Setup of build 30:
## GameModeEazy
module GameModeEazy(
input wire clk,
input wire rst,
input wire load,
input wire [63:0] load_board,
input wire [3:0]btn,
input wire [3:0]mode,
output wire [63:0] num,
output wire [15:0] judge
    );
Size in the first run: about 6800 cells after synthesis, about 69 flip-flops, roughly 160 I/O pins, ~0.045 mm² of cells after synthesis.
export LEC_CHECK = 0
export CAP_MARGIN = 20
export CORE_MARGIN = 2
export CORE_UTILIZATION = 72
export CTS_CLUSTER_SIZE = 91
export GPL_ROUTABILITY_DRIVEN = 1
export PLACE_DENSITY_LB_ADDON = 0.22
export SETUP_SLACK_MARGIN = 3.15
export SLEW_MARGIN = 20
create_clock -name core_clock -period 13.4 [get_ports {clk}]
run.sh (not shown) runs the stock make flow with config.mk's settings and CLKGATE_MAP_FILE=.
No final results exist for build 30, since it was stopped by error DPL-0038 during detailed placement (3_5_place_dp).
Here is what was changed in the inputs of build 49 compared with build 30.
# build 30
export LEC_CHECK = 0
export CAP_MARGIN = 20
export CORE_MARGIN = 2
export CORE_UTILIZATION = 72
export CTS_CLUSTER_SIZE = 91
export GPL_ROUTABILITY_DRIVEN = 1
export PLACE_DENSITY_LB_ADDON = 0.22
export SETUP_SLACK_MARGIN = 3.15
export SLEW_MARGIN = 20
create_clock -name core_clock -period 13.4 [get_ports {clk}]
# build 49
export LEC_CHECK = 0
export CAP_MARGIN = 20
export CORE_MARGIN = 2
export CORE_UTILIZATION = 58
export GPL_ROUTABILITY_DRIVEN = 1
export SLEW_MARGIN = 20
create_clock -name core_clock -period 21.9 [get_ports {clk}]
==> comparison <==
No final results exist for build 49, since it was stopped by error GRT-0116 during global routing (5_1_grt).
Going from build 30 to build 49, number of flip-flops and latches in the synthesized netlist was more or less identical, cell total in the yosys stat output was more or less identical, number of synthesized flops with an enable pin was more or less identical, global placement routability congestion went down by 10%, overall die height went up by 11%.
As of build 49, area of the core region had risen by more than 10% compared to build 30.
For area figure in the yosys stat output, build 30 and build 49 come out practically identical.
Going from build 30 to build 49, xor-xnor portion of the synthesized cell area ~0 delta; area after synthesis ~0 delta.
Relative to build 30, the floorplan die area of build 49 is higher by 24%.
The following lists how build 70 was set up differently from build 49:
# build 49
export LEC_CHECK = 0
export CAP_MARGIN = 20
export CORE_MARGIN = 2
export CORE_UTILIZATION = 58
export GPL_ROUTABILITY_DRIVEN = 1
export SLEW_MARGIN = 20
create_clock -name core_clock -period 21.9 [get_ports {clk}]
# build 70
export LEC_CHECK = 0
export ABC_AREA = 1
export CAP_MARGIN = 20
export CORE_MARGIN = 2
export CORE_UTILIZATION = 50
export GPL_ROUTABILITY_DRIVEN = 1
export SLEW_MARGIN = 20
export TNS_END_PERCENT = 15
create_clock -name core_clock -period 16.5 [get_ports {clk}]
Results
Every stage of build 70 finished as expected; the final checks, on the other hand, flagged negative setup slack, which means the layout fails.
The run showing the smaller worst-case setup slack after placement is build 49.
Build 70 vs build 49: share of synthesized cell area in full adder, half adder and majority cells up
For die area, dividing the value from build 49 by the value from build 70 gives 1.07.
Build 70 vs build 49 — mean instance size in the synthesized netlist dropped 1.3 µm².
Of build 70 and build 49, it is build 70 that has the lower post-synthesis chip area from yosys.
For build 82, these inputs were changed with respect to build 70:
# build 70
export LEC_CHECK = 0
export ABC_AREA = 1
export CAP_MARGIN = 20
export CORE_MARGIN = 2
export CORE_UTILIZATION = 50
export GPL_ROUTABILITY_DRIVEN = 1
export SLEW_MARGIN = 20
export TNS_END_PERCENT = 15
create_clock -name core_clock -period 16.5 [get_ports {clk}]
# build 82
export LEC_CHECK = 0
export CAP_MARGIN = 20
export CORE_MARGIN = 2
export CORE_UTILIZATION = 51
export CTS_CLUSTER_DIAMETER = 255
export CTS_CLUSTER_SIZE = 98
export GPL_ROUTABILITY_DRIVEN = 1
export SLEW_MARGIN = 20
create_clock -name core_clock -period 14.9 [get_ports {clk}]
--- outcome ---
Build 82 terminated abnormally: global routing (5_1_grt) reported GRT-0232. When build 82 is set beside build 70, its width of the die turns out to be 27 µm larger. On build 82: AND-OR/OR-AND share of the synthesized area is 33 points higher than what build 70 gave. Simple-gate share of the synthesized area in build 82 vs build 70: down 36 points. Changes observed in build 82 relative to build 70: yosys stat chip area now sits higher; number of gates resized after cts up about 37%. Build 82 vs build 70 — synthesized cell count dropped slightly. Compare build 82 and build 70 | number of standard-cell rows in the floorplan lower: build 70. [compare] base=build 70 new=build 82: die size moved up, share of the core filled by cells before placement moved up, cell area after technology mapping moved up. Looking only at post-synthesis average cell area, and setting everything else aside, the lower value of build 82 and build 70 goes to build 70.

Starting RTL as in the previous note.
Settings: LEC_CHECK=0, ABC_AREA=0, CAP_MARGIN=20, CELL_PAD_IN_SITES_DETAIL_PLACEMENT=1, CELL_PAD_IN_SITES_GLOBAL_PLACEMENT=2, CORE_MARGIN=3, CORE_UTILIZATION=31, CTS_CLUSTER_DIAMETER=29, GPL_ROUTABILITY_DRIVEN=1, HOLD_SLACK_MARGIN=0.06, MAX_ROUTING_LAYER=met4, MIN_ROUTING_LAYER=met1, PLACE_DENSITY_LB_ADDON=0.12, SLEW_MARGIN=15; clock period 18.3 ns.
The starting point finished but failed the layout checks on setup timing.
Rerun with:
==> flow/config.mk (replaced) <==
export PLATFORM = sky130hd
export DESIGN_NAME = GameModeEazy
export DESIGN_NICKNAME = GameModeEazy
export VERILOG_FILES = /design/flow/design.v
export SDC_FILE = /design/flow/constraint.sdc
export NUM_CORES = 4
export LEC_CHECK = 0
export CAP_MARGIN = 20
export CORE_MARGIN = 2
export CORE_UTILIZATION = 41
export GPL_ROUTABILITY_DRIVEN = 1
export SLEW_MARGIN = 20
==> flow/constraint.sdc (replaced) <==
create_clock -name core_clock -period 27.6 [get_ports {clk}]
set_input_delay 5.5200 -clock core_clock [delete_from_list [all_inputs] [get_ports {clk}]]
set_output_delay 5.5200 -clock core_clock [all_outputs]
set_load 0.01 [all_outputs]
With this change the flow went through all stages and came out clean.
Design area is lower by a quarter to a third.
Setup slack improved by 7.1 ns.
Wire length is lower by about a fifth.
Utilization is lower by 5.8 points.
Clock-buffer cell count is lower by 2.
Clock skew is higher by 0.012 ns.
Global-route usage is higher by 1.7 points.
Worst hold slack got worse by 0.029 ns.
Synthesized cell count stays the same.
Rerun with:
--- a/flow/config.mk
+++ b/flow/config.mk
@@ -8,5 +8,5 @@
 export CAP_MARGIN = 20
 export CORE_MARGIN = 2
-export CORE_UTILIZATION = 41
+export CORE_UTILIZATION = 30
 export GPL_ROUTABILITY_DRIVEN = 1
 export SLEW_MARGIN = 20
==> flow/constraint.sdc (replaced) <==
create_clock -name core_clock -period 28.0 [get_ports {clk}]
set_input_delay 5.6000 -clock core_clock [delete_from_list [all_inputs] [get_ports {clk}]]
set_output_delay 5.6000 -clock core_clock [all_outputs]
set_load 0.01 [all_outputs]
Result: Worst setup slack gets better by 0.55 ns. Design area rises by 3.1%. Final cell count goes up by 8.9%. Routed wire length grows by about 2.5%.
Rerun with:
--- a/flow/config.mk
+++ b/flow/config.mk
@@ -8,5 +8,5 @@
 export CAP_MARGIN = 20
 export CORE_MARGIN = 2
-export CORE_UTILIZATION = 30
-export GPL_ROUTABILITY_DRIVEN = 1
+export CORE_UTILIZATION = 27
+export HOLD_SLACK_MARGIN = -0.09
 export SLEW_MARGIN = 20
Result: The changed run went through all stages and came out clean. Fmax rises by 0.54%. Setup slack improved by 0.14 ns. First-iteration DRC count falls by 2.2%.

GameModeEazy again, from the RTL that the note above started with.
make LEC_CHECK=0 CAP_MARGIN=20 CORE_MARGIN=2 CORE_UTILIZATION=71 CTS_CLUSTER_DIAMETER=136 CTS_CLUSTER_SIZE=24 MAX_ROUTING_LAYER=met4 SETUP_SLACK_MARGIN=3.32 SLEW_MARGIN=20 finish   # period 25.5 ns
The starting point never finished: it broke off in global routing (5_1_grt).
Next try:
- CORE_UTILIZATION: 71 -> 30
- CTS_CLUSTER_DIAMETER: 136 -> unset
- CTS_CLUSTER_SIZE: 24 -> unset
- GPL_ROUTABILITY_DRIVEN: unset -> 1
- MAX_ROUTING_LAYER: met4 -> unset
- SETUP_SLACK_MARGIN: 3.32 -> unset
- clock period: 25.5 -> 27.6 ns (I/O delays scaled with it)
Outcome:
- Now the flow ran to the end with no violations
- die size rises by 130%
- synthesized cell count is unchanged
- synthesized area is unchanged

Setup of run A:
GameModeEazy again, from the RTL that the note above started with.
Settings: LEC_CHECK=0, ABC_AREA=1, CAP_MARGIN=25, CORE_MARGIN=2, CORE_UTILIZATION=30, CTS_CLUSTER_DIAMETER=221, GPL_ROUTABILITY_DRIVEN=0, GPL_TIMING_DRIVEN=0, SETUP_SLACK_MARGIN=5.0, SLEW_MARGIN=20; clock period 45.2 ns.
Run A went all the way through the flow, and no timing, DRC or antenna check failed.
What run B does differently from run A at the input level:
Settings: CORE_UTILIZATION: 30 -> 28; GPL_TIMING_DRIVEN: 0 -> unset; GPL_ROUTABILITY_DRIVEN: 0 -> 1; CTS_CLUSTER_DIAMETER: 221 -> unset; CAP_MARGIN: 25 -> 20; SETUP_SLACK_MARGIN: 5.0 -> unset; ABC_AREA: 1 -> unset; the clock period (ns, I/O delays scaled along): 45.2 -> 33.1.
Notes after the runs:
Run B: no failed stages, no open violations at the end
Starting DRC count in detailed routing (higher): run B
Net count entering floorplan: run B lower than run A
Summary of run B over run A: wire length the detailed router placed on met1 up 43,000 um, initial antenna violation count saw an increase, wire length went up about 60%, synthesized area rose by 24%.
Comparing post-route cell area for run A and run B, the bigger number came from run B.
Reported for run A and run B, number of DRC violations after detailed routing turned out identical to the last digit.
Run A -> run B: post-synthesis chip area from yosys increased by more than 10%
diff inputs: run B => run C
Settings: CORE_UTILIZATION now 45, was 28; the clock period (ns, I/O delays scaled along) now 22.0, was 33.1.
Results
Relative area of non-clock buffer cells in the final design: run C vs run B up 27 points. The flow for run C finished, though final verification flagged setup timing. | data required time of the worst path | run C vs run B | 11.18 ns lower |. Between run C and run B, the difference in cell area after technology mapping is negligible. Per the comparison of run C with run B, global-route usage over all layers went up, storage element area went up 2.9%, tapcell count lost 799, maximum clock skew at final layout fell by 0.013 ns, setup slack now sits lower.
